[flow/run.sh]
#!/bin/bash
# the make line also repeats each setting of config.mk as NAME=value (left out here)
make -C /OpenROAD-flow-scripts/flow DESIGN_CONFIG=/design/flow/config.mk WORK_HOME=/design/flow/orfs CLKGATE_MAP_FILE= finish
[flow/config.mk]
export PLATFORM = sky130hd
export DESIGN_NAME = breakout
export DESIGN_NICKNAME = breakout
export VERILOG_FILES = /design/flow/design.v
export SDC_FILE = /design/flow/constraint.sdc
export NUM_CORES = 4
export LEC_CHECK = 0
export ABC_AREA = 1
export CAP_MARGIN = 0
export CORE_MARGIN = 2
export CORE_UTILIZATION = 72
export PLACE_DENSITY_LB_ADDON = 0.2
export SLEW_MARGIN = 20
[flow/constraint.sdc]
create_clock -name core_clock -period 5.01 [get_ports {clk}]
set_input_delay 1.0020 -clock core_clock [delete_from_list [all_inputs] [get_ports {clk}]]
set_output_delay 1.0020 -clock core_clock [all_outputs]
set_load 0.01 [all_outputs]
[flow/design.v]
`timescale 1ns / 1ps
module vga(
	input logic clk,
	input logic reset,
	output logic hsync,
	output logic vsync,		
	output logic [9:0] hc,
	output logic [9:0] vc
	);
parameter hpixels = 800;  
parameter vlines = 521;   
parameter hpulse = 96; 	  
parameter vpulse = 2; 	  
parameter hbp = 144; 	  
parameter hfp = 784; 	  
parameter vbp = 31; 	  
parameter vfp = 511; 	  
always @( posedge clk )
begin
		if ( reset )
		begin
			hc <= 0;
			vc <= 0;
		end
		else
		if ( hc < hpixels - 1)
			hc <= hc + 1;
		else
		begin
			hc <= 0;
			if (vc < vlines - 1)
				vc <= vc + 1;
			else
				vc <= 0;
		end
	end
assign hsync = (hc < hpulse) ? 0:1;
assign vsync = (vc < vpulse) ? 0:1;
endmodule
module game(
    input logic clk,
    input logic [9:0] xpos,
    input logic [9:0] ypos,
    input logic rightmove,
    input logic leftmove,
    input logic reset,
    output logic [2:0] red,
    output logic [2:0] green,
    output logic [2:0] blue);
logic [8:0] paddlePosition;
logic [2:0] quadAr, quadBr;
always @(posedge clk)
begin
if ( reset == 1 )
paddlePosition = 280;
else if ( rightmove == 1 )
paddlePosition = paddlePosition + 3;
else if ( leftmove == 1 )
paddlePosition = paddlePosition - 3; 
end
logic [9:0] ballX;
logic [8:0] ballY;
logic ballXpos, ballYpos;
logic Xbounce, Ybounce;
wire endOfFrame = (xpos == 0 && ypos == 480);
integer b; 
always @(posedge clk) 
begin
 if (reset)
 begin
  ballX <= 0;
  ballY <= 0;
 end
 else if (endOfFrame) 
 begin 
  if (ballX == 0 && ballY == 0) 
  begin   
  ballX <= 25;
  ballY <= 280;  
  end
  else
   begin
   if (ballXpos ^ Xbounce) 
    ballX <= ballX + b;  
   else 
    ballX <= ballX - b;  
   if (ballYpos ^ Ybounce) 
    ballY <= ballY + b;   
   else
    ballY <= ballY - b;   
  end
 end 
end
logic [5:0] missTimer; 
logic brick_alive1;
logic brick_alive2;
logic brick_alive3;
logic brick_alive4;
logic brick_alive5;
logic brick_alive6;
logic brick_alive7;
logic brick_alive8;
logic brick_alive9; 
logic brick_alive10;
logic brick_alive11;
logic brick_alive12;
logic brick_alive13;
logic brick_alive14;
logic brick_alive15;
logic brick_alive16;
logic brick_alive17;
logic brick_alive18;
logic brick_alive19;
logic brick_alive20;
logic brick_alive21;
logic brick_alive22;
logic brick_alive23;
logic brick_alive24;
logic brick_alive25;
logic brick_alive26;
logic brick_alive27;
logic brick_alive28;
logic brick_alive29;
logic brick_alive30;
logic brick_alive31;
logic brick_alive32;
logic brick_alive33;
logic brick_alive34;
logic brick_alive35;
logic brick_alive36;
logic brick_alive37;
logic brick_alive38;  
logic brick_alive39;
logic brick_alive40;
logic brick_alive41;
logic brick_alive42;
logic brick_alive43;
logic brick_alive44;
logic brick_alive45; 
logic brick_alive46;
logic brick_alive47;
logic brick_alive48;
logic brick_alive49;
logic brick_alive50;
logic brick_alive51;
logic brick_alive52;
logic brick_alive53;
logic brick_alive54;
logic brick_alive55;
logic brick_alive56;
logic brick_alive57;
logic brick_alive58;
logic brick_alive59;
logic brick_alive60;
logic brick_alive61;
logic brick_alive62;
logic brick_alive63;
logic brick_alive64;
logic brick_alive65;
logic brick_alive66;
logic brick_alive67;
logic brick_alive68;
logic brick_alive69;
logic brick_alive70;
logic brick_alive71;
logic brick_alive72;
logic brick_alive73;
logic brick_alive74;
logic brick_alive75;
logic brick_alive76;
logic brick_alive77;
logic brick_alive78;
logic brick_alive79;
logic brick_alive80;
logic brick_alive81;
logic brick_alive82;
logic brick_alive83;
logic brick_alive84;
logic brick_alive85;
logic brick_alive86;
logic brick_alive87;
logic brick_alive88;
logic brick_alive89;
logic brick_alive90;
logic brick_alive91;
logic brick_alive92;
logic brick_alive93;
logic brick_alive94;
logic brick_alive95;
logic brick_alive96;
wire area = (xpos < 640 && ypos < 480);
wire top = (area && ypos <= 10);
wire bottom = (area && ypos >= 476);
wire left = (area && xpos <= 3);
wire right = (area && xpos >= 637);
wire border = (area && (left || right || top ));
wire brick1 = ((area && xpos >= 13 && xpos <=55 && ypos<=50 && ypos>=30)&& brick_alive1);
wire brick2 = ((area && xpos >= 65 && xpos <=107 && ypos<=50 && ypos>=30)&& brick_alive2);
wire brick3 = ((area && xpos >= 117 && xpos <=159 && ypos<=50 && ypos>=30)&& brick_alive3);
wire brick4 = ((area && xpos >= 169 && xpos <=211 && ypos<=50 && ypos>=30)&& brick_alive4);
wire brick5 = ((area && xpos >= 221 && xpos <=263 && ypos<=50 && ypos>=30)&& brick_alive5);
wire brick6 = ((area && xpos >= 273 && xpos <=315 && ypos<=50 && ypos>=30)&& brick_alive6);
wire brick7 = ((area && xpos >= 325 && xpos <=367 && ypos<=50 && ypos>=30)&& brick_alive7);
wire brick8 = ((area && xpos >= 377 && xpos <=419 && ypos<=50 && ypos>=30)&& brick_alive8);
wire brick9 = ((area && xpos >= 429 && xpos <=471 && ypos<=50 && ypos>=30)&& brick_alive9);
wire brick10 = ((area && xpos >= 481 && xpos <=523 && ypos<=50 && ypos>=30)&& brick_alive10);
wire brick11 = ((area && xpos >= 533 && xpos <=575 && ypos<=50 && ypos>=30)&& brick_alive11);
wire brick12 = ((area && xpos >= 585 && xpos <=627 && ypos<=50 && ypos>=30)&& brick_alive12);
wire brick13 = ((area && xpos >= 13 && xpos <=55 && ypos<=80 && ypos>=60)&& brick_alive13);
wire brick14 = ((area && xpos >= 65 && xpos <=107 && ypos<=80 && ypos>=60)&& brick_alive14);
wire brick15 = ((area && xpos >= 117 && xpos <=159 && ypos<=80 && ypos>=60)&& brick_alive15);
wire brick16 = ((area && xpos >= 169 && xpos <=211 && ypos<=80 && ypos>=60)&& brick_alive16);
wire brick17 = ((area && xpos >= 221 && xpos <=263 && ypos<=80 && ypos>=60)&& brick_alive17);
wire brick18 = ((area && xpos >= 273 && xpos <=315 && ypos<=80 && ypos>=60)&& brick_alive18);
wire brick19 = ((area && xpos >= 325 && xpos <=367 && ypos<=80 && ypos>=60)&& brick_alive19);
wire brick20 = ((area && xpos >= 377 && xpos <=419 && ypos<=80 && ypos>=60)&& brick_alive20);
wire brick21 = ((area && xpos >= 429 && xpos <=471 && ypos<=80 && ypos>=60)&& brick_alive21);
wire brick22 = ((area && xpos >= 481 && xpos <=523 && ypos<=80 && ypos>=60)&& brick_alive22);
wire brick23 = ((area && xpos >= 533 && xpos <=575 && ypos<=80 && ypos>=60)&& brick_alive23);
wire brick24 = ((area && xpos >= 585 && xpos <=627 && ypos<=80 && ypos>=60)&& brick_alive24);
wire brick25 = ((area && xpos >= 13 && xpos <=55 && ypos<=110 && ypos>=90)&& brick_alive25);
wire brick26 = ((area && xpos >= 65 && xpos <=107 && ypos<=110 && ypos>=90)&& brick_alive26);
wire brick27 = ((area && xpos >= 117 && xpos <=159 && ypos<=110 && ypos>=90)&& brick_alive27);
wire brick28 = ((area && xpos >= 169 && xpos <=211 && ypos<=110 && ypos>=90)&& brick_alive28);
wire brick29 = ((area && xpos >= 221 && xpos <=263 && ypos<=110 && ypos>=90)&& brick_alive29);
wire brick30 = ((area && xpos >= 273 && xpos <=315 && ypos<=110 && ypos>=90)&& brick_alive30);
wire brick31 = ((area && xpos >= 325 && xpos <=367 && ypos<=110 && ypos>=90)&& brick_alive31);
wire brick32 = ((area && xpos >= 377 && xpos <=419 && ypos<=110 && ypos>=90)&& brick_alive32);
wire brick33 = ((area && xpos >= 429 && xpos <=471 && ypos<=110 && ypos>=90)&& brick_alive33);
wire brick34 = ((area && xpos >= 481 && xpos <=523 && ypos<=110 && ypos>=90)&& brick_alive34);
wire brick35 = ((area && xpos >= 533 && xpos <=575 && ypos<=110 && ypos>=90)&& brick_alive35);
wire brick36 = ((area && xpos >= 585 && xpos <=627 && ypos<=110 && ypos>=90)&& brick_alive36);
wire brick37 = ((area && xpos >= 13 && xpos <=55 && ypos<=140 && ypos>=120)&& brick_alive37);
wire brick38 = ((area && xpos >= 65 && xpos <=107 && ypos<=140 && ypos>=120)&& brick_alive38);
wire brick39 = ((area && xpos >= 117 && xpos <=159 && ypos<=140 && ypos>=120)&& brick_alive39);
wire brick40 = ((area && xpos >= 169 && xpos <=211 && ypos<=140 && ypos>=120)&& brick_alive40);
wire brick41 = ((area && xpos >= 221 && xpos <=263 && ypos<=140 && ypos>=120)&& brick_alive41);
wire brick42 = ((area && xpos >= 273 && xpos <=315 && ypos<=140 && ypos>=120)&& brick_alive42);
wire brick43 = ((area && xpos >= 325 && xpos <=367 && ypos<=140 && ypos>=120)&& brick_alive43);
wire brick44 = ((area && xpos >= 377 && xpos <=419 && ypos<=140 && ypos>=120)&& brick_alive44);
wire brick45 = ((area && xpos >= 429 && xpos <=471 && ypos<=140 && ypos>=120)&& brick_alive45);
wire brick46 = ((area && xpos >= 481 && xpos <=523 && ypos<=140 && ypos>=120)&& brick_alive46);
wire brick47 = ((area && xpos >= 533 && xpos <=575 && ypos<=140 && ypos>=120)&& brick_alive47);
wire brick48 = ((area && xpos >= 585 && xpos <=627 && ypos<=140 && ypos>=120)&& brick_alive48);
wire brick49 = ((area && xpos >= 13 && xpos <=55 && ypos<=170 && ypos>=150)&& brick_alive49);
wire brick50 = ((area && xpos >= 65 && xpos <=107 && ypos<=170 && ypos>=150)&& brick_alive50);
wire brick51 = ((area && xpos >= 117 && xpos <=159 && ypos<=170 && ypos>=150)&& brick_alive51);
wire brick52 = ((area && xpos >= 169 && xpos <=211 && ypos<=170 && ypos>=150)&& brick_alive52);
wire brick53 = ((area && xpos >= 221 && xpos <=263 && ypos<=170 && ypos>=150)&& brick_alive53);
wire brick54 = ((area && xpos >= 273 && xpos <=315 && ypos<=170 && ypos>=150)&& brick_alive54);
wire brick55 = ((area && xpos >= 325 && xpos <=367 && ypos<=170 && ypos>=150)&& brick_alive55);
wire brick56 = ((area && xpos >= 377 && xpos <=419 && ypos<=170 && ypos>=150)&& brick_alive56);
wire brick57 = ((area && xpos >= 429 && xpos <=471 && ypos<=170 && ypos>=150)&& brick_alive57);
wire brick58 = ((area && xpos >= 481 && xpos <=523 && ypos<=170 && ypos>=150)&& brick_alive58);
wire brick59 = ((area && xpos >= 533 && xpos <=575 && ypos<=170 && ypos>=150)&& brick_alive59);
wire brick60 = ((area && xpos >= 585 && xpos <=627 && ypos<=170 && ypos>=150)&& brick_alive60);
wire brick61 = ((area && xpos >= 13 && xpos <=55 && ypos<=200 && ypos>=180)&& brick_alive61);
wire brick62 = ((area && xpos >= 65 && xpos <=107 && ypos<=200 && ypos>=180)&& brick_alive62);
wire brick63 = ((area && xpos >= 117 && xpos <=159 && ypos<=200 && ypos>=180)&& brick_alive63);
wire brick64 = ((area && xpos >= 169 && xpos <=211 && ypos<=200 && ypos>=180)&& brick_alive64);
wire brick65 = ((area && xpos >= 221 && xpos <=263 && ypos<=200 && ypos>=180)&& brick_alive65);
wire brick66 = ((area && xpos >= 273 && xpos <=315 && ypos<=200 && ypos>=180)&& brick_alive66);
wire brick67 = ((area && xpos >= 325 && xpos <=367 && ypos<=200 && ypos>=180)&& brick_alive67);
wire brick68 = ((area && xpos >= 377 && xpos <=419 && ypos<=200 && ypos>=180)&& brick_alive68);
wire brick69 = ((area && xpos >= 429 && xpos <=471 && ypos<=200 && ypos>=180)&& brick_alive69);
wire brick70 = ((area && xpos >= 481 && xpos <=523 && ypos<=200 && ypos>=180)&& brick_alive70);
wire brick71 = ((area && xpos >= 533 && xpos <=575 && ypos<=200 && ypos>=180)&& brick_alive71);
wire brick72 = ((area && xpos >= 585 && xpos <=627 && ypos<=200 && ypos>=180)&& brick_alive72);
wire brick73 = ((area && xpos >= 13 && xpos <=55 && ypos<=230 && ypos>=210)&& brick_alive73);
wire brick74 = ((area && xpos >= 65 && xpos <=107 && ypos<=230 && ypos>=210)&& brick_alive74);
wire brick75 = ((area && xpos >= 117 && xpos <=159 && ypos<=230 && ypos>=210)&& brick_alive75);
wire brick76 = ((area && xpos >= 169 && xpos <=211 && ypos<=230 && ypos>=210)&& brick_alive76);
wire brick77 = ((area && xpos >= 221 && xpos <=263 && ypos<=230 && ypos>=210)&& brick_alive77);
wire brick78 = ((area && xpos >= 273 && xpos <=315 && ypos<=230 && ypos>=210)&& brick_alive78);
wire brick79 = ((area && xpos >= 325 && xpos <=367 && ypos<=230 && ypos>=210)&& brick_alive79);
wire brick80 = ((area && xpos >= 377 && xpos <=419 && ypos<=230 && ypos>=210)&& brick_alive80);
wire brick81 = ((area && xpos >= 429 && xpos <=471 && ypos<=230 && ypos>=210)&& brick_alive81);
wire brick82 = ((area && xpos >= 481 && xpos <=523 && ypos<=230 && ypos>=210)&& brick_alive82);
wire brick83 = ((area && xpos >= 533 && xpos <=575 && ypos<=230 && ypos>=210)&& brick_alive83);
wire brick84 = ((area && xpos >= 585 && xpos <=627 && ypos<=230 && ypos>=210)&& brick_alive84);
wire brick85 = ((area && xpos >= 13 && xpos <=55 && ypos<=260 && ypos>=240)&& brick_alive85);
wire brick86 = ((area && xpos >= 65 && xpos <=107 && ypos<=260 && ypos>=240)&& brick_alive86);
wire brick87 = ((area && xpos >= 117 && xpos <=159 && ypos<=260 && ypos>=240)&& brick_alive87);
wire brick88 = ((area && xpos >= 169 && xpos <=211 && ypos<=260 && ypos>=240)&& brick_alive88);
wire brick89 = ((area && xpos >= 221 && xpos <=263 && ypos<=260 && ypos>=240)&& brick_alive89);
wire brick90 = ((area && xpos >= 273 && xpos <=315 && ypos<=260 && ypos>=240)&& brick_alive90);
wire brick91 = ((area && xpos >= 325 && xpos <=367 && ypos<=260 && ypos>=240)&& brick_alive91);
wire brick92 = ((area && xpos >= 377 && xpos <=419 && ypos<=260 && ypos>=240)&& brick_alive92);
wire brick93 = ((area && xpos >= 429 && xpos <=471 && ypos<=260 && ypos>=240)&& brick_alive93);
wire brick94 = ((area && xpos >= 481 && xpos <=523 && ypos<=260 && ypos>=240)&& brick_alive94);
wire brick95 = ((area && xpos >= 533 && xpos <=575 && ypos<=260 && ypos>=240)&& brick_alive95);
wire brick96 = ((area && xpos >= 585 && xpos <=627 && ypos<=260 && ypos>=240)&& brick_alive96);
integer a;
wire paddle = (xpos >= paddlePosition+4 && xpos <= paddlePosition+80+a && ypos >= 440 && ypos <= 447); 
wire ball = (xpos >= ballX && xpos <= ballX+5 && ypos >= ballY && ypos <= ballY+5); 
wire background = (area && !(border || paddle || ball));
wire missed = area && missTimer != 0;
wire reditems = (missed || border || paddle || ball || brick1 || brick2 || brick3 || brick4 || brick5 || brick6 || brick7 || brick8 
                                                 || brick9 || brick10 || brick11 || brick12 || brick13 || brick14 || brick15 || brick16 
                 || brick17 || brick18 || brick19 || brick20 || brick21 || brick22 || brick23 || brick24 
                 || brick73 || brick74 || brick75 || brick76 || brick77 || brick78 || brick79 || brick80 
                 || brick81 || brick82 || brick83 || brick84 || brick85 || brick86 || brick87 || brick88 
                 || brick89 || brick90 || brick91 || brick92 || brick93 || brick94 || brick95 || brick96);
wire greenitems = (missed ||  border || paddle ||ball || brick25 || brick26 || brick27 || brick28 || brick29 || brick32
                                  || brick33 || brick34 || brick35 || brick36 || brick37 || brick38 || brick39 || brick40 
                                  || brick41 || brick42 || brick43 || brick44 || brick45 || brick46 || brick47 || brick48 
                                  || brick49 || brick50 || brick51 || brick52 || brick53 || brick54 || brick55 || brick56 
                                  || brick57 || brick58 || brick59 || brick60 || brick61 || brick62 || brick63 || brick64 
                                  || brick65 || brick66 || brick67 || brick68 || brick69 || brick70 || brick71 || brick72 
                                  || brick73 || brick74 || brick75 || brick76 || brick77 || brick78 || brick79 || brick80 
                                  || brick81 || brick82 || brick83 || brick84 || brick85 || brick86 || brick87 || brick88 
                                  || brick89 || brick90 || brick91 || brick92 || brick93 || brick94 || brick95 || brick96);
wire blueitems = (missed ||  border || paddle || ball || brick25 || brick26 || brick27 || brick28 || brick29 || brick30 || brick31 || brick32 
                                                   || brick33 || brick34 || brick35 || brick36 || brick37 || brick38 || brick39 || brick40 
                                                 || brick41 || brick42 || brick43 || brick44 || brick45 || brick46 || brick47 || brick48);
wire red1 = reditems & 1;
wire green1 = greenitems & 1;
wire blue1 = blueitems & 1;
assign red  = { reditems,red1, red1};
assign green =  { greenitems, green1, green1 };
assign blue  =  { blueitems, blue1, blue1 };
always @(posedge clk)
begin
 if (reset)
  begin
  Xbounce <= 0;
  Ybounce <= 0;
  missTimer <= 0;
  ballXpos <= 1;
  ballYpos <= 1;
a = 4;
b = 3;
brick_alive1=1;
brick_alive2=1;
brick_alive3=1;
brick_alive4=1;
brick_alive5=1;
brick_alive6=1;
brick_alive7=1;
brick_alive8=1;
brick_alive9=1; 
brick_alive10=1;
brick_alive11=1;
brick_alive12=1;
brick_alive13=1;
brick_alive14=1;
brick_alive15=1;
brick_alive16=1;
brick_alive17=1;
brick_alive18=1;
brick_alive19=1;
brick_alive20=1;
brick_alive21=1;
brick_alive22=1;
brick_alive23=1;
brick_alive24=1;
brick_alive25=1;
brick_alive26=1;
brick_alive27=1;
brick_alive28=1;
brick_alive29=1;
brick_alive30=1;
brick_alive31=1;
brick_alive32=1;
brick_alive33=1;
brick_alive34=1;
brick_alive35=1;
brick_alive36=1;
brick_alive37=1;
brick_alive38=1;  
brick_alive39=1;
brick_alive40=1;
brick_alive41=1;
brick_alive42=1;
brick_alive43=1;
brick_alive44=1;
brick_alive45=1; 
brick_alive46=1;
brick_alive47=1;
brick_alive48=1;
brick_alive49=1;
brick_alive50=1;
brick_alive51=1;
brick_alive52=1;
brick_alive53=1;
brick_alive54=1;
brick_alive55=1;
brick_alive56=1;
brick_alive57=1;
brick_alive58=1;
brick_alive59=1;
brick_alive60=1;
brick_alive61=1;
brick_alive62=1;
brick_alive63=1;
brick_alive64=1;
brick_alive65=1;
brick_alive66=1;
brick_alive67=1;
brick_alive68=1;
brick_alive69=1;
brick_alive70=1;
brick_alive71=1;
brick_alive72=1;
brick_alive73=1;
brick_alive74=1;
brick_alive75=1;
brick_alive76=1;
brick_alive77=1;
brick_alive78=1;
brick_alive79=1;
brick_alive80=1;
brick_alive81=1;
brick_alive82=1;
brick_alive83=1;
brick_alive84=1;
brick_alive85=1;
brick_alive86=1;
brick_alive87=1;
brick_alive88=1;
brick_alive89=1;
brick_alive90=1;
brick_alive91=1;
brick_alive92=1;
brick_alive93=1;
brick_alive94=1;
brick_alive95=1;
brick_alive96=1;
  end
 else if (!endOfFrame)
  begin
  if (ball && (left || right))
   Xbounce <= 1;
  if (ball && (top || bottom || (paddle && ballYpos)))
   Ybounce <= 1;
  if (ball && bottom)
   missTimer <= 60; 
     if (ball && (area && xpos >= 13 && xpos <=55 && ypos<=50 && ypos>=30)) 
     brick_alive1 = 0;
     if (ball && (area && xpos >= 65 && xpos <=107 && ypos<=50 && ypos>=30)) 
     brick_alive2=0;
     if (ball&& (area && xpos >= 117 && xpos <=159 && ypos<=50 && ypos>=30))
     brick_alive3=0;
     if ( ball && (area && xpos >= 169 && xpos <=211 && ypos<=50 && ypos>=30)) 
    brick_alive4=0;
     if ( ball && (area && xpos >= 221 && xpos <=263 && ypos<=50 && ypos>=30)) 
    brick_alive5=0;
     if ( ball&& (area && xpos >= 273 && xpos <=315 && ypos<=50 && ypos>=30)) 
    brick_alive6=0;
     if (ball&& (area && xpos >= 325 && xpos <=367 && ypos<=50 && ypos>=30)) begin
    brick_alive7=0;
    end
     if ( ball&& (area && xpos >= 377 && xpos <=419 && ypos<=50 && ypos>=30)) begin
    brick_alive8=0;
    end
     if ( ball&& (area && xpos >= 429 && xpos <=471 && ypos<=50 && ypos>=30)) begin
    brick_alive9=0;
    end
     if ( ball && (area && xpos >= 481 && xpos <=523 && ypos<=50 && ypos>=30)) begin
    brick_alive10=0;
    end
     if ( ball && (area && xpos >= 533 && xpos <=575 && ypos<=50 && ypos>=30)) begin
    brick_alive11=0;
    end
     if ( ball && (area && xpos >= 585 && xpos <=627 && ypos<=50 && ypos>=30)) begin
    brick_alive12=0;
    end
     if (ball && (area && xpos >= 13 && xpos <=55 && ypos<=80 && ypos>=60))begin
     brick_alive13 = 0;
    end
     if (ball && (area && xpos >= 65 && xpos <=107 && ypos<=80 && ypos>=60)) begin
     brick_alive14=0;
    end
     if (ball&& (area && xpos >= 117 && xpos <=159 && ypos<=80 && ypos>=60))begin
     brick_alive15=0;
    end
     if ( ball && (area && xpos >= 169 && xpos <=211 && ypos<=80 && ypos>=60)) begin
    brick_alive16=0;
    end
     if ( ball && (area && xpos >= 221 && xpos <=263 && ypos<=80 && ypos>=60)) begin
    brick_alive17=0;
    end
     if ( ball&& (area && xpos >= 273 && xpos <=315 && ypos<=80 && ypos>=60)) begin
    brick_alive18=0;
    end
     if (ball&& (area && xpos >= 325 && xpos <=367 && ypos<=80 && ypos>=60)) begin
    brick_alive19=0;
    end
     if ( ball&& (area && xpos >= 377 && xpos <=419 && ypos<=80 && ypos>=60)) begin
    brick_alive20=0;
    end
     if ( ball&& (area && xpos >= 429 && xpos <=471 && ypos<=80 && ypos>=60)) begin
    brick_alive21=0;
    end
     if ( ball && (area && xpos >= 481 && xpos <=523 && ypos<=80 && ypos>=60)) begin
    brick_alive22=0;
    end
     if ( ball && (area && xpos >= 533 && xpos <=575 && ypos<=80 && ypos>=60)) begin
    brick_alive23=0;
    end
     if ( ball && (area && xpos >= 585 && xpos <=627 && ypos<=80 && ypos>=60)) begin
    brick_alive24=0;
    end
     if (ball && (area && xpos >= 13 && xpos <=55 && ypos<=110 && ypos>=90)) begin
     brick_alive25 = 0;
    end
     if (ball && (area && xpos >= 65 && xpos <=107 && ypos<=110 && ypos>=90)) begin
     brick_alive26=0;
    end
     if (ball&& (area && xpos >= 117 && xpos <=159 && ypos<=110 && ypos>=90))begin
     brick_alive27=0;
    end
     if ( ball && (area && xpos >= 169 && xpos <=211 && ypos<=110 && ypos>=90)) begin
    brick_alive28=0;
    end
     if ( ball && (area && xpos >= 221 && xpos <=263 && ypos<=110 && ypos>=90)) begin
    brick_alive29=0;
    end
     if ( ball&& (area && xpos >= 273 && xpos <=315 && ypos<=110 && ypos>=90)) begin
    brick_alive30=0;
    a=40;
    end
     if (ball&& (area && xpos >= 325 && xpos <=367 && ypos<=110 && ypos>=90)) begin
    brick_alive31=0;
    b=5;
    end
     if ( ball&& (area && xpos >= 377 && xpos <=419 && ypos<=110 && ypos>=90)) begin
    brick_alive32=0;
    end
     if ( ball&& (area && xpos >= 429 && xpos <=471 && ypos<=110 && ypos>=90)) begin
    brick_alive33=0;
    end
     if ( ball && (area && xpos >= 481 && xpos <=523 && ypos<=110 && ypos>=90)) begin
    brick_alive34=0;
    end
     if ( ball && (area && xpos >= 533 && xpos <=575 && ypos<=110 && ypos>=90)) begin
    brick_alive35=0;
    end
     if ( ball && (area && xpos >= 585 && xpos <=627 && ypos<=110 && ypos>=90)) begin
    brick_alive36=0;
    end
     if (ball && (area && xpos >= 13 && xpos <=55 && ypos<=140 && ypos>=120))begin
     brick_alive37 = 0;
    end
     if (ball && (area && xpos >= 65 && xpos <=107 && ypos<=140 && ypos>=120)) begin
     brick_alive38=0;
    end
     if (ball&& (area && xpos >= 117 && xpos <=159 && ypos<=140 && ypos>=120))begin
     brick_alive39=0;
    end
     if ( ball && (area && xpos >= 169 && xpos <=211 && ypos<=140 && ypos>=120)) begin
    brick_alive40=0;
    end
     if ( ball && (area && xpos >= 221 && xpos <=263 && ypos<=140 && ypos>=120)) begin
    brick_alive41=0;
    end
     if ( ball&& (area && xpos >= 273 && xpos <=315 && ypos<=140 && ypos>=120)) begin
    brick_alive42=0;
    end
     if (ball&& (area && xpos >= 325 && xpos <=367 && ypos<=140 && ypos>=120)) begin
    brick_alive43=0;
    end
     if ( ball&& (area && xpos >= 377 && xpos <=419 && ypos<=140 && ypos>=120)) begin
    brick_alive44=0;
    end
     if ( ball&& (area && xpos >= 429 && xpos <=471 && ypos<=140 && ypos>=120)) begin
    brick_alive45=0;
    end
     if ( ball && (area && xpos >= 481 && xpos <=523 && ypos<=140 && ypos>=120)) begin
    brick_alive46=0;
    end
     if ( ball && (area && xpos >= 533 && xpos <=575 && ypos<=140 && ypos>=120)) begin
    brick_alive47=0;
    end
     if ( ball && (area && xpos >= 585 && xpos <=627 && ypos<=140 && ypos>=120)) begin
    brick_alive48=0;
    end
     if (ball && (area && xpos >= 13 && xpos <=55 && ypos<=170 && ypos>=150)) begin
     brick_alive49 = 0;
    end
     if (ball && (area && xpos >= 65 && xpos <=107 && ypos<=170 && ypos>=150)) begin
     brick_alive50=0;
    end
     if (ball&& (area && xpos >= 117 && xpos <=159 && ypos<=170 && ypos>=150))begin
     brick_alive51=0;
    end
     if ( ball && (area && xpos >= 169 && xpos <=211 && ypos<=170 && ypos>=150)) begin
    brick_alive52=0;
    end
     if ( ball && (area && xpos >= 221 && xpos <=263 && ypos<=170 && ypos>=150)) begin
    brick_alive53=0;
    end
     if ( ball&& (area && xpos >= 273 && xpos <=315 && ypos<=170 && ypos>=150)) begin
    brick_alive54=0;
    end
     if (ball&& (area && xpos >= 325 && xpos <=367 && ypos<=170 && ypos>=150)) begin
    brick_alive55=0;
    end
     if ( ball&& (area && xpos >= 377 && xpos <=419 && ypos<=170 && ypos>=150)) begin
    brick_alive56=0;
    end
     if ( ball&& (area && xpos >= 429 && xpos <=471 && ypos<=170 && ypos>=150)) begin
    brick_alive57=0;
    end
     if ( ball && (area && xpos >= 481 && xpos <=523 && ypos<=170 && ypos>=150)) begin
    brick_alive58=0;
    end
     if ( ball && (area && xpos >= 533 && xpos <=575 && ypos<=170 && ypos>=150)) begin
    brick_alive59=0;
    end
     if ( ball && (area && xpos >= 585 && xpos <=627 && ypos<=170 && ypos>=150)) begin
    brick_alive60=0;
    end
     if (ball && (area && xpos >= 13 && xpos <=55 && ypos<=200 && ypos>=180)) begin
     brick_alive61 = 0;
    end
     if (ball && (area && xpos >= 65 && xpos <=107 && ypos<=200 && ypos>=180)) begin
     brick_alive62=0;
    end
     if (ball&& (area && xpos >= 117 && xpos <=159 && ypos<=200 && ypos>=180))begin
     brick_alive63=0;
    end
     if ( ball && (area && xpos >= 169 && xpos <=211 && ypos<=200 && ypos>=180)) begin
    brick_alive64=0;
    end
     if ( ball && (area && xpos >= 221 && xpos <=263 && ypos<=200 && ypos>=180)) begin
    brick_alive65=0;
    end
     if ( ball&& (area && xpos >= 273 && xpos <=315 && ypos<=200 && ypos>=180)) begin
    brick_alive66=0;
    end
     if (ball&& (area && xpos >= 325 && xpos <=367 && ypos<=200 && ypos>=180)) begin
    brick_alive67=0;
    end
     if ( ball&& (area && xpos >= 377 && xpos <=419 && ypos<=200 && ypos>=180)) begin
    brick_alive68=0;
    end
     if ( ball&& (area && xpos >= 429 && xpos <=471 && ypos<=200 && ypos>=180)) begin
    brick_alive69=0;   
    end
     if ( ball && (area && xpos >= 481 && xpos <=523 && ypos<=200 && ypos>=180)) begin
    brick_alive70=0;
    end
     if ( ball && (area && xpos >= 533 && xpos <=575 && ypos<=200 && ypos>=180)) begin
    brick_alive71=0;
    end
     if ( ball && (area && xpos >= 585 && xpos <=627 && ypos<=200 && ypos>=180)) begin
    brick_alive72=0;
    end
     if (ball && (area && xpos >= 13 && xpos <=55 && ypos<=230 && ypos>=210)) begin
     brick_alive73 =0;
    end
     if (ball && (area && xpos >= 65 && xpos <=107 && ypos<=230 && ypos>=210)) begin
     brick_alive74=0;
    end
     if (ball&& (area && xpos >= 117 && xpos <=159 && ypos<=230 && ypos>=210))begin
     brick_alive75=0;
    end
     if ( ball && (area && xpos >= 169 && xpos <=211 && ypos<=230 && ypos>=210)) begin
    brick_alive76=0;
    end
     if ( ball && (area && xpos >= 221 && xpos <=263 && ypos<=230 && ypos>=210)) begin
    brick_alive77=0;
    end
     if ( ball&& (area && xpos >= 273 && xpos <=315 && ypos<=230 && ypos>=210)) begin
    brick_alive78=0;
    end
     if (ball&& (area && xpos >= 325 && xpos <=367 && ypos<=230 && ypos>=210)) begin
    brick_alive79=0;
    end
     if ( ball&& (area && xpos >= 377 && xpos <=419 && ypos<=230 && ypos>=210)) begin
    brick_alive80=0;
    end
     if ( ball&& (area && xpos >= 429 && xpos <=471 && ypos<=230 && ypos>=210)) begin
    brick_alive81=0;
    end
     if ( ball && (area && xpos >= 481 && xpos <=523 && ypos<=230 && ypos>=210)) begin
    brick_alive82=0;
    end
     if ( ball && (area && xpos >= 533 && xpos <=575 && ypos<=230 && ypos>=210)) begin
    brick_alive83=0;
    end
     if ( ball && (area && xpos >= 585 && xpos <=627 && ypos<=230 && ypos>=210)) begin
    brick_alive84=0;
    end
     if (ball && (area && xpos >= 13 && xpos <=55 && ypos<=260 && ypos>=240)) begin
     brick_alive85 = 0;
    end
     if (ball && (area && xpos >= 65 && xpos <=107 && ypos<=260 && ypos>=240)) begin
     brick_alive86=0;
    end
     if (ball&& (area && xpos >= 117 && xpos <=159 && ypos<=260 && ypos>=240))begin
     brick_alive87=0;
    end
     if ( ball && (area && xpos >= 169 && xpos <=211 && ypos<=260 && ypos>=240)) begin
    brick_alive88=0;
    end
     if ( ball && (area && xpos >= 221 && xpos <=263 && ypos<=260 && ypos>=240)) begin
    brick_alive89=0;
    end
     if ( ball&& (area && xpos >= 273 && xpos <=315 && ypos<=260 && ypos>=240)) begin
    brick_alive90=0;
    end
     if (ball&& (area && xpos >= 325 && xpos <=367 && ypos<=260 && ypos>=240)) begin
    brick_alive91=0;
    end
     if ( ball&& (area && xpos >= 377 && xpos <=419 && ypos<=260 && ypos>=240)) begin
    brick_alive92=0;
    end
     if ( ball&& (area && xpos >= 429 && xpos <=471 && ypos<=260 && ypos>=240)) begin
    brick_alive93=0;
    end
     if ( ball && (area && xpos >= 481 && xpos <=523 && ypos<=260 && ypos>=240)) begin
    brick_alive94=0;
    end
     if ( ball && (area && xpos >= 533 && xpos <=575 && ypos<=260 && ypos>=240)) begin
    brick_alive95=0;
    end
     if ( ball && (area && xpos >= 585 && xpos <=627 && ypos<=260 && ypos>=240)) begin
    brick_alive96=0;
    end    
 end
  else 
  begin
  if (ballX == 0 && ballY == 0)
   begin 
   ballXpos <= 1;
   ballYpos <= 1;
   Xbounce <= 0;
   Ybounce <= 0;
  end 
  else 
  begin
   if (Xbounce)
    ballXpos <= ~ballXpos;
   if (Ybounce)
    ballYpos <= ~ballYpos;   
   Xbounce <= 0; 
   Ybounce <= 0; 
   if (missTimer != 0)
    missTimer <= missTimer - 1;
  end
 end
end  
endmodule
module breakout(
    input logic clk,
    input logic right,
    input logic left,
    input logic reset,
    output logic [2:0] red,
    output logic [2:0] green,
    output logic [2:0] blue,
    output logic hsync,
    output logic vsync
    );
logic [9:0] xpos;
logic [9:0] ypos;
vga signal_generator_inst(clk, reset, hsync, vsync, xpos, ypos);
game game_inst(clk, xpos, ypos, right, left, reset, red, green, blue);                                                                  
endmodule
==> results of run 1 <==
## timing repair
item / 4_1_cts / 5_1_grt
gates resized: 1 / 11
endpoints found under the setup margin: 6 / 9
endpoints found under the hold margin: 0 / 0
## per-layer routing
| layer | vias to the layer above | share of wire | routed length, um |
|---|---|---|---|
| li1 | 5639 | - | - |
| met1 | 5398 | 0.41 | 13400 |
| met2 | 713 | 0.44 | 14500 |
| met3 | 108 | 0.11 | 3750 |
| met4 | 0 | 0.030 | 993 |
| met5 | - | 0 | 0 |
## layout make-up
type	count	share of cell area
timing repair buffer	39	0.0271
multi-input combinational	1300	0.586
clock inverter	14	0.0132
tap	188	0.0196
inverter	188	0.0588
clock buffer	17	0.0354
sequential	156	0.260
## through the flow
step / worst slack, ps / area [sq um] / hold WS, ps
finish: 180 / 12000 / 445
global route: -72.4 / 12000 / 460
CTS: 43.6 / 12000 / 448
detailed placement: 398 / 11400 / 433
global placement: 537 / 11400 / 428
floorplan: 1210 / 11200 / 419
==> impl_metrics.env, run 1 <==
# source this file to load flow results
export IMPL_synth_top_cell_by_area="sky130_fd_sc_hd__dfxtp_1"
export IMPL_cp_start_kind="register"
export IMPL_crit_path_drt_ps=4010
export IMPL_grt_pass1_vias=10800
export IMPL_synthesis_area_per_instance_sq_um=6.56
export IMPL_postCtsSetupRepairBufs=0
export IMPL_finalSetupViolCount=0
export IMPL_max_slew_worst_pin_slew_ps=938
export IMPL_seq_area_frac_synth=0.279
export IMPL_number_of_antenna_violations_at_the_first_check_in_global_routing=0
export IMPL_routedWlPerCell_um=17.2
export IMPL_internal_power_mw=2.14
export IMPL_timing_hold_worst_start="game_inst.brick_alive27"
export IMPL_worst_setup_path_end_kind="primary output"
export IMPL_status="finished clean"
export IMPL_synth_cells_yosys=1708
export IMPL_nFillCells=1142
export IMPL_area_growth_pct=7.27
export IMPL_power_leakage_nw=5.83
export IMPL_buffer_ports_inserted=14
export IMPL_yosys_most_used_dff="sky130_fd_sc_hd__dfxtp_1"
export IMPL_power_attributed_to_sequential_cells_mw=1.29
export IMPL_worstHoldPathCells=2
export IMPL_report_final_hold_viol_count=0
export IMPL_design_die_area_sq_um=16600
export IMPL_comb_power_share=0.133
export IMPL_p_comb_mw=0.403
export IMPL_path_common_cell="sky130_fd_sc_hd__nand2_1"
export IMPL_ys_area_sq_um=11200
export IMPL_cts_hold_fix_buffers=0
export IMPL_vias=11900
export IMPL_die_height_um=129
export IMPL_critical_path_buf_inv_count=4
export IMPL_grt_max_degree=63
export IMPL_syn_warnings=2
export IMPL_nNetsFinal=1805
export IMPL_syn_nets=1811
export IMPL_irDropWorstVdd_mv=0.256
export IMPL_finalCriticalPeriod_ps=4830
export IMPL_max_cap_violations=0
export IMPL_share_of_synthesized_cell_area_in_and_or_nand_and_nor_gates=0.348
export IMPL_seq_power_share=0.425
export IMPL_core_area_sq_um=15200
export IMPL_clock_sinks=156
export IMPL_first_pass_grt_wire_length_um=52900
export IMPL_switching_share=0.293
export IMPL_number_of_remaining_drc_errors=0
export IMPL_worst_r2r_setup_slack_ps=890
export IMPL_antenna_cells_inserted=0
export IMPL_maxSlewHeadroom=0.374
export IMPL_clock_power_share=0.442
export IMPL_finClkSkew_ps=13.5
export IMPL_std_cell_rows=45
export IMPL_power_clock_total_mw=1.33
export IMPL_vias_per_cell=6.23
export IMPL_clk_pin_slew_ps=70
export IMPL_global_route_usage_over_all_layers=0.396
export IMPL_routed_wl_um=32700
export IMPL_logic_area_sq_um=7040
export IMPL_gr_max_usage_layer="met2"
export IMPL_worstPathMaxFanout=8
export IMPL_buffers_from_clock_root_to_sink_at_most=2
export IMPL_post_synth_instance_area_sq_um=11200
export IMPL_numSynthFlops=156
export IMPL_net_switching_power_mw=0.886
export IMPL_groute_layer_met3_usage=0.0836
export IMPL_common_cells="399 x sky130_fd_sc_hd__nand2_1, 238 x sky130_fd_sc_hd__nor2_1, 173 x sky130_fd_sc_hd__inv_1, 158 x sky130_fd_sc_hd__nand3_1, 156 x sky130_fd_sc_hd__dfxtp_1"
export IMPL_cts_root_buffer_cell="sky130_fd_sc_hd__clkbuf_16"
export IMPL_grt_met1_usage=0.533
export IMPL_clock_fmax_mhz=207
export IMPL_count_of_library_flops_with_an_enable_pin=0
export IMPL_gr_total_overflow=0
export IMPL_stages_on_worst_setup_path=20
export IMPL_timing_critical_path_arrival_ps=3830
export IMPL_hp_class="register to register"
export IMPL_critical_path_max_stage_delay_ps=540
export IMPL_cts_made_buffers=17
export IMPL_grtUsageMet2=0.634
export IMPL_worstPathCellList="inv_1 > o21ai_1 > nand2_1 > nor3_2 > nand3_1 > xor2_1 > ha_1 > nand2_1 > nor2_1 > nand3_1 > o21ai_1 > inv_1 > a21oi_2 > nand3_2 > nand3_2 > inv_1 > nand2_1 > nor2_2 > nand2_1 > clkdlybuf4s50_1"
export IMPL_critPathLaunch="game_inst.ballX[0]"
export IMPL_initial_utilization=0.737
export IMPL_clock_latency_late_pin_ps=440
export IMPL_top_cells_by_area="sky130_fd_sc_hd__dfxtp_1 28%, sky130_fd_sc_hd__nand2_1 13%, sky130_fd_sc_hd__ha_1 11%"
export IMPL_async_set_reset_flop_share_out_of_synthesis=0
export IMPL_synth_cellmix_compoundShare=0.130
export IMPL_whs_endpoint="game_inst.brick_alive27"
export IMPL_top_cell="sky130_fd_sc_hd__nand2_1"
export IMPL_regToRegStartpoint="game_inst.ballX[0]"
export IMPL_die_w_um=129
export IMPL_final_seq_area_sq_um=3130
export IMPL_power_per_cell_area_nw_per_um2=251
export IMPL_power_total_mw=3.02
export IMPL_gpl_wtd_cong=0.985
export IMPL_worstReg2RegEnd="game_inst.brick_alive56"
export IMPL_iter_0_drt_violations=1627
export IMPL_endpoint="green[2]"
export IMPL_critPathKind="register to primary output"
export IMPL_xor_share=0.0359
export IMPL_mux_share=0
export IMPL_top_level_ports=15
export IMPL_maxSlewViolCount=0
export IMPL_cp_slowest_cell="sky130_fd_sc_hd__clkdlybuf4s50_1"
export IMPL_dp_cells=1871
export IMPL_cts_tree="yes"
export IMPL_post_synth_top_area_fraction=0.279
export IMPL_setup_total_negative_slack_ps=0
export IMPL_drt_pass1_iter_count=6
export IMPL_worstRegToRegCells=20
export IMPL_synthAdderAreaFrac=0.113
export IMPL_timing_critical_path_max_delay_family="simple AND/OR/NAND/NOR gates"
export IMPL_detail_route_antenna_nets=0
export IMPL_warning_count=35
export IMPL_finalCritPeriodShare=0.964
export IMPL_cts_htree_levels=4
export IMPL_post_synthesis_cell_count=1708
export IMPL_fin_cells=1902
export IMPL_dominant_power_group="clock"
export IMPL_post_synth_main_logic_family="simple AND/OR/NAND/NOR gates"
export IMPL_dp_final_hpwl_um=23300
export IMPL_final_util=0.791
export IMPL_yosysUniqueCellTypes=54
==> run 2, diff against run 1 <==
CAP_MARGIN = 40   (was 0)
CELL_PAD_IN_SITES_DETAIL_PLACEMENT = 1   (was not set)
CELL_PAD_IN_SITES_GLOBAL_PLACEMENT = 1   (was not set)
CORE_ASPECT_RATIO = 1.16   (was not set)
CORE_MARGIN = 6   (was 2)
CORE_UTILIZATION = 40   (was 72)
CTS_CLUSTER_DIAMETER = 325   (was not set)
GPL_ROUTABILITY_DRIVEN = 1   (was not set)
MAX_ROUTING_LAYER = met5   (was not set)
PLACE_DENSITY_LB_ADDON = not set   (was 0.2)
SETUP_SLACK_MARGIN = -0.57   (was not set)
SLEW_MARGIN = 30   (was 20)
clock period = 8.0 ns   (was 5.01 ns; I/O delays follow)
==> run 2 against run 1 <==
Total power shrank 37%. Flip-flop count is the same. Via count shrank 5.3%. Non-clock buffer count shrank 10. Count of clock-buffer cells in the layout is the same. First-iteration DRC count shrank 67%. Highest routed layer unchanged.
==> impl_metrics.env, run 2 <==
# source this file to load flow results
export IMPL_critPathKind="register to primary output"
export IMPL_die_height_um=192
export IMPL_buffer_ports_inserted=14
export IMPL_initial_utilization=0.410
export IMPL_postCtsSetupRepairBufs=0
export IMPL_maxSlewViolCount=0
export IMPL_report_final_hold_viol_count=0
export IMPL_yosysUniqueCellTypes=54
export IMPL_worstRegToRegCells=19
export IMPL_clock_fmax_mhz=161
export IMPL_power_leakage_nw=5.80
export IMPL_power_total_mw=1.91
export IMPL_std_cell_rows=65
export IMPL_cts_root_buffer_cell="sky130_fd_sc_hd__clkbuf_16"
export IMPL_worstReg2RegEnd="game_inst.a[2]"
export IMPL_finalSetupViolCount=0
export IMPL_top_level_ports=15
export IMPL_cts_htree_levels=4
export IMPL_finClkSkew_ps=13.3
export IMPL_worstPathCellList="inv_1 > o21ai_0 > nand2_1 > nor3_1 > nand3_1 > xor2_1 > ha_1 > nand2_1 > nor2_1 > nand3_1 > o21ai_1 > inv_1 > a21oi_2 > nand3_2 > nand3_1 > inv_1 > nand2_1 > nor2_2 > nand2_1 > clkdlybuf4s50_1"
export IMPL_number_of_remaining_drc_errors=0
export IMPL_gpl_wtd_cong=0.913
export IMPL_count_of_library_flops_with_an_enable_pin=0
export IMPL_post_synth_instance_area_sq_um=11200
export IMPL_synth_top_cell_by_area="sky130_fd_sc_hd__dfxtp_1"
export IMPL_area_growth_pct=8.90
export IMPL_synth_cellmix_compoundShare=0.130
export IMPL_worstPathMaxFanout=15
export IMPL_setup_total_negative_slack_ps=0
export IMPL_cp_start_kind="register"
export IMPL_critPathLaunch="game_inst.ballX[0]"
export IMPL_seq_power_share=0.422
export IMPL_routed_wl_um=38900
export IMPL_net_switching_power_mw=0.611
export IMPL_synthAdderAreaFrac=0.113
export IMPL_clk_pin_slew_ps=80
export IMPL_async_set_reset_flop_share_out_of_synthesis=0
export IMPL_clock_latency_late_pin_ps=440
export IMPL_worst_setup_path_end_kind="primary output"
export IMPL_yosys_most_used_dff="sky130_fd_sc_hd__dfxtp_1"
export IMPL_warning_count=37
export IMPL_timing_critical_path_arrival_ps=4620
export IMPL_max_slew_worst_pin_slew_ps=826
export IMPL_layout_cell_area_non_filler_sq_um=12200
export IMPL_timing_critical_path_max_delay_family="simple AND/OR/NAND/NOR gates"
export IMPL_nFillCells=3668
export IMPL_regToRegStartpoint="game_inst.ballX[0]"
export IMPL_maxSlewHeadroom=0.449
export IMPL_xor_share=0.0359
export IMPL_clock_power_share=0.444
export IMPL_global_route_usage_over_all_layers=0.245
export IMPL_power_per_cell_area_nw_per_um2=157
export IMPL_cp_slowest_cell="sky130_fd_sc_hd__clkdlybuf4s50_1"
export IMPL_top_cells_by_area="sky130_fd_sc_hd__dfxtp_1 28%, sky130_fd_sc_hd__nand2_1 13%, sky130_fd_sc_hd__ha_1 11%"
export IMPL_internal_power_mw=1.30
export IMPL_top_cell="sky130_fd_sc_hd__nand2_1"
export IMPL_drt_pass1_iter_count=5
export IMPL_cts_repair_resize_count=0
export IMPL_syn_nets=1811
export IMPL_vias_per_cell=5.42
export IMPL_seq_area_frac_synth=0.279
export IMPL_crit_path_drt_ps=6400
export IMPL_worstHoldPathCells=2
export IMPL_grt_pass1_vias=11800
export IMPL_buffers_from_clock_root_to_sink_at_most=2
export IMPL_irDropWorstVdd_mv=0.118
export IMPL_timing_hold_worst_start="game_inst.brick_alive61"
export IMPL_critical_path_max_stage_delay_ps=560
export IMPL_endpoint="green[1]"
export IMPL_design_die_area_sq_um=32200
export IMPL_dominant_power_group="clock"
export IMPL_rsz0062_at_grt="false"
export IMPL_post_route_worst_setup_slack_ps=1780
export IMPL_comb_power_share=0.134
export IMPL_post_synthesis_cell_count=1708
export IMPL_iter_0_drt_violations=533
export IMPL_power_attributed_to_sequential_cells_mw=0.807
export IMPL_place_worst_setup_slack_ps=2310
export IMPL_mux_share=0
export IMPL_dp_final_hpwl_um=29200
export IMPL_antenna_cells_inserted=0
export IMPL_number_of_antenna_violations_at_the_first_check_in_global_routing=0
export IMPL_status="finished clean"
export IMPL_clock_sinks=156
export IMPL_p_comb_mw=0.256
export IMPL_cts_made_buffers=17
export IMPL_path_common_cell="sky130_fd_sc_hd__nand2_1"
export IMPL_whs_endpoint="game_inst.brick_alive61"
export IMPL_die_w_um=167
export IMPL_gr_total_overflow=0
export IMPL_critical_path_buf_inv_count=4
export IMPL_finalCritPeriodShare=0.778
export IMPL_stages_on_worst_setup_path=20
export IMPL_max_cap_violations=0
export IMPL_cts_tree="yes"
export IMPL_vias=11200
export IMPL_hp_class="register to register"
export IMPL_detail_route_antenna_nets=0
export IMPL_synth_cells_yosys=1708
export IMPL_synthesis_area_per_instance_sq_um=6.56
export IMPL_cts_hold_fix_buffers=0
export IMPL_finalCriticalPeriod_ps=6220
export IMPL_dpl_instance_area_sq_um=11600
export IMPL_numSynthFlops=156
export IMPL_switching_share=0.320
export IMPL_first_pass_grt_wire_length_um=63600
export IMPL_worst_r2r_setup_slack_ps=3670
export IMPL_syn_warnings=2
export IMPL_grt_max_degree=64
export IMPL_final_util=0.447
export IMPL_core_area_sq_um=27300
export IMPL_share_of_synthesized_cell_area_in_and_or_nand_and_nor_gates=0.348
export IMPL_routedWlPerCell_um=18.8
export IMPL_ys_area_sq_um=11200
export IMPL_post_synth_main_logic_family="simple AND/OR/NAND/NOR gates"
export IMPL_common_cells="399 x sky130_fd_sc_hd__nand2_1, 238 x sky130_fd_sc_hd__nor2_1, 173 x sky130_fd_sc_hd__inv_1, 158 x sky130_fd_sc_hd__nand3_1, 156 x sky130_fd_sc_hd__dfxtp_1"
export IMPL_post_synth_top_area_fraction=0.279
export IMPL_nNetsFinal=1795
export IMPL_power_clock_total_mw=0.847
==> run 2: stage by stage <==
step,instances,hold WS [ps]
after floorplan,1708,419
final,2073,446
after global routing,2073,467
after CTS,2072,450
after global placement,2036,428
after detailed placement,2040,435
==> run 2: area by class of cell <==
cell class	count	area [sq um]	share of cell area
multi-input cells	1300	7030	0.576
flip-flops and latches	156	3120	0.256
inverters	188	707	0.0579
well taps	368	460	0.0377
clock buffers	17	425	0.0349
repair buffers	29	275	0.0226
clock inverters	15	186	0.0153
==> run 2: layer usage <==
| metal | vias up | part of all wire | global-route usage | wire (um) |
|---|---|---|---|---|
| met5 | - | 0 | 0 | 0 |
| met4 | 0 | 0.024 | 0.0766 | 938 |
| met3 | 59 | 0.020 | 0.0254 | 773 |
| met2 | 142 | 0.50 | 0.449 | 19500 |
| met1 | 5430 | 0.45 | 0.301 | 17700 |
| li1 | 5600 | - | - | - |
==> run 3, diff against run 2 <==
CAP_MARGIN = 20   (was 40)
CELL_PAD_IN_SITES_DETAIL_PLACEMENT = not set   (was 1)
CELL_PAD_IN_SITES_GLOBAL_PLACEMENT = not set   (was 1)
CORE_ASPECT_RATIO = 1.23   (was 1.16)
CORE_MARGIN = 2   (was 6)
CORE_UTILIZATION = 72   (was 40)
CTS_CLUSTER_DIAMETER = 377   (was 325)
CTS_CLUSTER_SIZE = 97   (was not set)
GPL_ROUTABILITY_DRIVEN = not set   (was 1)
MAX_ROUTING_LAYER = not set   (was met5)
PLACE_DENSITY = 0.41   (was not set)
SETUP_SLACK_MARGIN = not set   (was -0.57)
SLEW_MARGIN = 20   (was 30)
TNS_END_PERCENT = 10   (was not set)
clock period = 3.5 ns   (was 8.0 ns; I/O delays follow)
==> run 3 against run 2 <==
Via count grew 25%. Final area rose by 12%. Routed wire length increased by 13%. Synthesized area unchanged. Non-clock buffer count grew 171. The layout now fails its checks (negative setup slack). Critical endpoint unchanged. Largest cell class unchanged.
==> impl_metrics.env, run 3 <==
# source this file to load flow results
export IMPL_xor_share=0.0359
export IMPL_critical_path_max_stage_delay_ps=370
export IMPL_comb_power_share=0.191
export IMPL_timing_critical_path_arrival_ps=3430
export IMPL_critPathKind="register to primary output"
export IMPL_buffer_ports_inserted=14
export IMPL_cp_start_kind="register"
export IMPL_dp_cells=2042
export IMPL_first_pass_grt_wire_length_um=64000
export IMPL_initial_utilization=0.737
export IMPL_nNetsFinal=1966
export IMPL_routed_wl_um=44000
export IMPL_dominant_power_group="clock"
export IMPL_numSynthFlops=156
export IMPL_status="failed layout checks"
export IMPL_number_of_remaining_drc_errors=0
export IMPL_top_cell="sky130_fd_sc_hd__nand2_1"
export IMPL_global_route_usage_over_all_layers=0.495
export IMPL_grt_max_degree=62
export IMPL_finalCritPeriodShare=1.18
export IMPL_clock_power_share=0.418
export IMPL_worstPathMaxFanout=3
export IMPL_fin_cells=2084
export IMPL_warning_count=40
export IMPL_ys_area_sq_um=11200
export IMPL_clock_latency_late_pin_ps=460
export IMPL_switching_share=0.327
export IMPL_clk_pin_slew_ps=80
export IMPL_synth_cells_yosys=1708
export IMPL_crit_path_drt_ps=2800
export IMPL_core_area_sq_um=15200
export IMPL_async_set_reset_flop_share_out_of_synthesis=0
export IMPL_synthesis_area_per_instance_sq_um=6.56
export IMPL_worst_setup_path_end_kind="primary output"
export IMPL_maxSlewViolCount=0
export IMPL_vias=14000
export IMPL_dpl_instance_area_sq_um=12700
export IMPL_check_faults="negative setup slack"
export IMPL_timing_hold_worst_start="game_inst.brick_alive65"
export IMPL_share_of_synthesized_cell_area_in_and_or_nand_and_nor_gates=0.348
export IMPL_worstPathCellList="ha_4 > a211o_1 > nand2_2 > nand2_2 > xor2_2 > ha_4 > buf_4 > nand2_1 > inv_1 > nor3_2 > nand2_1 > nand2_1 > nand2_1 > nand2_1 > nand3_2 > nand3_2 > inv_2 > nand2_2 > nor2_4 > nand2_4 > buf_6"
export IMPL_rsz0062_at_grt="true"
export IMPL_critical_path_buf_inv_count=4
export IMPL_power_attributed_to_sequential_cells_mw=1.83
export IMPL_area_growth_pct=21.7
export IMPL_p_comb_mw=0.897
export IMPL_path_common_cell="sky130_fd_sc_hd__nand2_1"
export IMPL_post_synth_main_logic_family="simple AND/OR/NAND/NOR gates"
export IMPL_endpoint="green[1]"
export IMPL_routedWlPerCell_um=21.1
export IMPL_buffers_from_clock_root_to_sink_at_most=2
export IMPL_worstRegToRegCells=20
export IMPL_vias_per_cell=6.72
export IMPL_post_synth_top_area_fraction=0.279
export IMPL_power_clock_total_mw=1.96
export IMPL_regToRegStartpoint="game_inst.ballX[1]"
export IMPL_maxSlewHeadroom=0.510
export IMPL_number_of_antenna_violations_at_the_first_check_in_global_routing=0
export IMPL_clock_sinks=156
export IMPL_critPathLaunch="game_inst.paddlePosition[3]"
export IMPL_synth_top_cell_by_area="sky130_fd_sc_hd__dfxtp_1"
export IMPL_mux_share=0
export IMPL_cts_htree_levels=4
export IMPL_syn_warnings=2
export IMPL_yosys_most_used_dff="sky130_fd_sc_hd__dfxtp_1"
export IMPL_cp_slowest_cell="sky130_fd_sc_hd__dfxtp_4"
export IMPL_layout_cell_area_non_filler_sq_um=13600
export IMPL_clock_fmax_mhz=242
export IMPL_gr_total_overflow=0
export IMPL_irDropWorstVdd_mv=0.435
export IMPL_cts_made_buffers=17
export IMPL_hp_class="register to register"
export IMPL_power_per_cell_area_nw_per_um2=344
export IMPL_post_synthesis_cell_count=1708
export IMPL_std_cell_rows=50
export IMPL_finClkSkew_ps=20.9
export IMPL_die_w_um=116
export IMPL_drt_pass1_iter_count=12
export IMPL_top_level_ports=15
export IMPL_antenna_cells_inserted=0
export IMPL_gpl_wtd_cong=1.07
export IMPL_worst_r2r_setup_slack_ps=70
export IMPL_syn_nets=1811
export IMPL_finalSetupViolCount=9
export IMPL_synthAdderAreaFrac=0.113
export IMPL_post_synth_instance_area_sq_um=11200
export IMPL_detail_route_antenna_nets=0
export IMPL_power_leakage_nw=6.71
export IMPL_cts_tree="yes"
export IMPL_seq_power_share=0.391
export IMPL_post_route_worst_setup_slack_ps=-625
export IMPL_common_cells="399 x sky130_fd_sc_hd__nand2_1, 238 x sky130_fd_sc_hd__nor2_1, 173 x sky130_fd_sc_hd__inv_1, 158 x sky130_fd_sc_hd__nand3_1, 156 x sky130_fd_sc_hd__dfxtp_1"
export IMPL_yosysUniqueCellTypes=54
export IMPL_net_switching_power_mw=1.53
export IMPL_max_slew_worst_pin_slew_ps=735
export IMPL_seq_area_frac_synth=0.279
export IMPL_internal_power_mw=3.15
export IMPL_design_die_area_sq_um=16600
export IMPL_count_of_library_flops_with_an_enable_pin=0
export IMPL_report_final_hold_viol_count=0
export IMPL_synth_cellmix_compoundShare=0.130
export IMPL_stages_on_worst_setup_path=21
export IMPL_worstHoldPathCells=2
export IMPL_cts_root_buffer_cell="sky130_fd_sc_hd__clkbuf_16"
export IMPL_top_cells_by_area="sky130_fd_sc_hd__dfxtp_1 28%, sky130_fd_sc_hd__nand2_1 13%, sky130_fd_sc_hd__ha_1 11%"
export IMPL_die_height_um=142
export IMPL_grt_pass1_vias=13100
export IMPL_finalCriticalPeriod_ps=4130
export IMPL_max_cap_violations=0
export IMPL_worstReg2RegEnd="game_inst.brick_alive59"
export IMPL_iter_0_drt_violations=2628
export IMPL_whs_endpoint="game_inst.brick_alive65"
export IMPL_timing_critical_path_max_delay_family="simple AND/OR/NAND/NOR gates"
export IMPL_dp_final_hpwl_um=26200
==> run 3: area by class of cell <==
| class | count | area [sq um] |
|---|---|---|
| multi-input combinational | 1300 | 7280 |
| sequential | 156 | 3130 |
| timing repair buffer | 200 | 1660 |
| fill | 745 | 1560 |
| inverter | 188 | 709 |
| clock buffer | 18 | 429 |
| tap | 208 | 260 |
| clock inverter | 14 | 168 |
==> run 3: stage by stage <==
stage,setup WS (ps),hold slack (ps),total power [mW],TNS (ps),utilization
floorplan,76.9,419,2.31,0,-
global placement,-323,428,2.47,-2820,0.835
detailed placement,-449,433,2.50,-3780,0.835
CTS,-430,446,4.45,-3560,0.881
global route,-669,464,4.79,-6090,0.897
finish,-625,447,4.69,-5320,0.897
==> run 3: metal layers <==
metal | global-route usage | vias up | share of wire
li1 | - | 5961 | -
met1 | 0.539 | 6203 | 0.32
met2 | 0.782 | 1308 | 0.44
met3 | 0.149 | 535 | 0.13
met4 | 0.409 | 0 | 0.12
met5 | 0 | - | 0
==> run 3: what timing repair did <==
item                       in CTS  in global routing
cloned                          0                  0
pin swaps                      19                 31
gates resized                  65                 51
hold buffers                    0                  0
setup endpoints to repair       9                 32
setup buffers                   7                  3
==> run 4, diff against run 3 <==
ABC_AREA = 0   (was 1)
CAP_MARGIN = 0   (was 20)
CELL_PAD_IN_SITES_DETAIL_PLACEMENT = 1   (was not set)
CELL_PAD_IN_SITES_GLOBAL_PLACEMENT = 2   (was not set)
CORE_ASPECT_RATIO = 0.89   (was 1.23)
CORE_MARGIN = 10   (was 2)
CORE_UTILIZATION = 46   (was 72)
CTS_CLUSTER_DIAMETER = 52   (was 377)
CTS_CLUSTER_SIZE = not set   (was 97)
GPL_ROUTABILITY_DRIVEN = 0   (was not set)
HOLD_SLACK_MARGIN = 0.11   (was not set)
MIN_ROUTING_LAYER = met1   (was not set)
PLACE_DENSITY = not set   (was 0.41)
PLACE_DENSITY_LB_ADDON = 0.07   (was not set)
SETUP_SLACK_MARGIN = 1.56   (was not set)
SLEW_MARGIN = 5   (was 20)
TNS_END_PERCENT = 35   (was 10)
clock period = 9.0 ns   (was 3.5 ns; I/O delays follow)
==> run 4 against run 3 <==
Now clean on timing, DRC and antenna. Count of clock-buffer cells in the layout is 1 lower. First-iteration DRC count is 76% lower. Sequential power fell by about 60%. Combinational power shrank 76%. Critical path depth is 5 lower. Synthesized area down 10%. Clock power decreased by 61%. Cell count fell by 30%. Clock skew decreased by 6.6 ps. Setup slack improved by 3200 ps. Critical path type unchanged.
==> impl_metrics.env, run 4 <==
# source this file to load flow results
export IMPL_top_cell="sky130_fd_sc_hd__dfxtp_1"
export IMPL_synth_top_cell_by_area="sky130_fd_sc_hd__dfxtp_1"
export IMPL_cp_start_kind="register"
export IMPL_comb_power_share=0.125
export IMPL_clock_power_share=0.449
export IMPL_top_level_ports=15
export IMPL_regToRegStartpoint="game_inst.ballX[0]"
export IMPL_std_cell_rows=50
export IMPL_grt_max_degree=108
export IMPL_synthesis_area_per_instance_sq_um=8.46
export IMPL_critPathLaunch="game_inst.paddlePosition[2]"
export IMPL_gr_total_overflow=0
export IMPL_mux_share=0.000996
export IMPL_first_pass_grt_wire_length_um=49100
export IMPL_cp_slowest_cell="sky130_fd_sc_hd__a2111oi_0"
export IMPL_max_cap_violations=0
export IMPL_crit_path_drt_ps=7200
export IMPL_syn_nets=1292
export IMPL_worstReg2RegEnd="game_inst.brick_alive26"
export IMPL_design_die_area_sq_um=28200
export IMPL_dp_cells=1431
export IMPL_seq_power_share=0.426
export IMPL_worst_r2r_setup_slack_ps=5190
export IMPL_irDropWorstVdd_mv=0.111
export IMPL_clk_pin_slew_ps=70
export IMPL_internal_power_mw=1.17
export IMPL_endpoint="blue[1]"
export IMPL_p_comb_mw=0.213
export IMPL_buffer_ports_inserted=14
export IMPL_top_cells_by_area="sky130_fd_sc_hd__dfxtp_1 31%, sky130_fd_sc_hd__ha_1 12%, sky130_fd_sc_hd__a21o_1 4.7%"
export IMPL_cts_root_buffer_cell="sky130_fd_sc_hd__clkbuf_16"
export IMPL_critical_path_buf_inv_count=1
export IMPL_ys_area_sq_um=10100
export IMPL_synth_cells_yosys=1189
export IMPL_area_growth_pct=8.33
export IMPL_drt_pass1_iter_count=5
export IMPL_maxSlewViolCount=0
export IMPL_synth_cellmix_compoundShare=0.238
export IMPL_initial_utilization=0.473
export IMPL_timing_hold_ws_ps=453
export IMPL_iter_0_drt_violations=638
export IMPL_post_synth_top_area_fraction=0.311
export IMPL_warning_count=37
export IMPL_finalCritPeriodShare=0.718
export IMPL_postCtsSetupRepairBufs=0
export IMPL_stages_on_worst_setup_path=16
export IMPL_cts_made_buffers=17
export IMPL_critPathKind="register to primary output"
export IMPL_count_of_library_flops_with_an_enable_pin=0
export IMPL_worstPathCellList="ha_1 > fa_1 > nor2_1 > nor2_1 > o31ai_1 > xor2_1 > ha_1 > nand3_1 > o22ai_1 > nor3_1 > a221oi_1 > a2111oi_0 > a211oi_1 > nor4b_2 > o21ai_1 > clkdlybuf4s50_1"
export IMPL_xor_share=0.0627
export IMPL_core_area_sq_um=21300
export IMPL_yosysUniqueCellTypes=82
export IMPL_vias=8772
export IMPL_power_attributed_to_sequential_cells_mw=0.726
export IMPL_worstPathMaxFanout=7
export IMPL_worstHoldPathCells=1
export IMPL_routedWlPerCell_um=20.8
export IMPL_clock_fmax_mhz=155
export IMPL_timing_critical_path_max_delay_family="AND-OR/OR-AND gates"
export IMPL_setup_total_negative_slack_ps=0
export IMPL_number_of_remaining_drc_errors=0
export IMPL_post_synth_main_logic_family="AND-OR/OR-AND gates"
export IMPL_post_synthesis_cell_count=1189
export IMPL_cts_repair_resize_count=0
export IMPL_hp_class="register to register"
export IMPL_synthAdderAreaFrac=0.126
export IMPL_detail_route_antenna_nets=0
export IMPL_common_cells="156 x sky130_fd_sc_hd__dfxtp_1, 109 x sky130_fd_sc_hd__nand2_1, 95 x sky130_fd_sc_hd__ha_1, 82 x sky130_fd_sc_hd__nor2_1, 66 x sky130_fd_sc_hd__o21ai_0"
export IMPL_die_height_um=159
export IMPL_report_final_hold_viol_count=0
export IMPL_power_leakage_nw=4.02
export IMPL_max_slew_worst_pin_slew_ps=1060
export IMPL_nNetsFinal=1267
export IMPL_switching_share=0.311
export IMPL_yosys_most_used_dff="sky130_fd_sc_hd__dfxtp_1"
export IMPL_numSynthFlops=156
export IMPL_dominant_power_group="clock"
export IMPL_post_synth_instance_area_sq_um=10100
export IMPL_nFillCells=2572
export IMPL_number_of_antenna_violations_at_the_first_check_in_global_routing=0
export IMPL_worstRegToRegCells=11
export IMPL_layout_cell_area_non_filler_sq_um=10900
export IMPL_seq_area_frac_synth=0.311
export IMPL_share_of_synthesized_cell_area_in_and_or_nand_and_nor_gates=0.204
export IMPL_status="finished clean"
export IMPL_dp_final_hpwl_um=21300
export IMPL_antenna_cells_inserted=0
export IMPL_finalSetupViolCount=0
export IMPL_clock_latency_late_pin_ps=450
export IMPL_fin_cells=1463
export IMPL_vias_per_cell=6.00
export IMPL_timing_hold_worst_start="game_inst.brick_alive93"
export IMPL_worst_setup_path_end_kind="primary output"
export IMPL_final_seq_area_sq_um=3120
export IMPL_whs_endpoint="game_inst.brick_alive93"
export IMPL_rsz0062_at_grt="false"
export IMPL_net_switching_power_mw=0.530
export IMPL_cts_htree_levels=4
export IMPL_finClkSkew_ps=14.4
export IMPL_final_util=0.512
export IMPL_syn_warnings=2
export IMPL_finalCriticalPeriod_ps=6470
export IMPL_routed_wl_um=30400
export IMPL_cts_tree="yes"
export IMPL_cts_hold_fix_buffers=0
export IMPL_critical_path_max_stage_delay_ps=640
export IMPL_power_clock_total_mw=0.766
export IMPL_die_w_um=177
export IMPL_async_set_reset_flop_share_out_of_synthesis=0
export IMPL_logic_area_sq_um=6350
export IMPL_clock_sinks=156
export IMPL_power_per_cell_area_nw_per_um2=157
export IMPL_buffers_from_clock_root_to_sink_at_most=2
export IMPL_grt_pass1_vias=8876
export IMPL_timing_critical_path_arrival_ps=4670
export IMPL_global_route_usage_over_all_layers=0.217
export IMPL_maxSlewHeadroom=0.296
export IMPL_dpl_instance_area_sq_um=10300
run 4: through the flow:
step,total power [mW],setup slack [ps]
global route,1.78,2140
finish,1.70,2530
floorplan,0.900,4010
detailed placement,0.953,3000
global placement,0.947,3080
CTS,1.72,2490
run 4: cell type report:
class / instances / share of cell area
clock inverter: 15 / 0.0194
inverter: 53 / 0.0183
multi-input combinational: 911 / 0.583
sequential: 156 / 0.287
clock buffer: 17 / 0.0391
timing repair buffer: 25 / 0.0202
tap: 286 / 0.0329
run 4: layer usage:
metal,vias up,global-route usage,part of all wire
met4,0,0.0565,0.017
met2,167,0.325,0.44
met1,4333,0.308,0.50
met3,36,0.0443,0.045
met5,-,0,0
li1,4236,-,-
Power figures rest on the tool's default switching activity, not on a simulated workload.
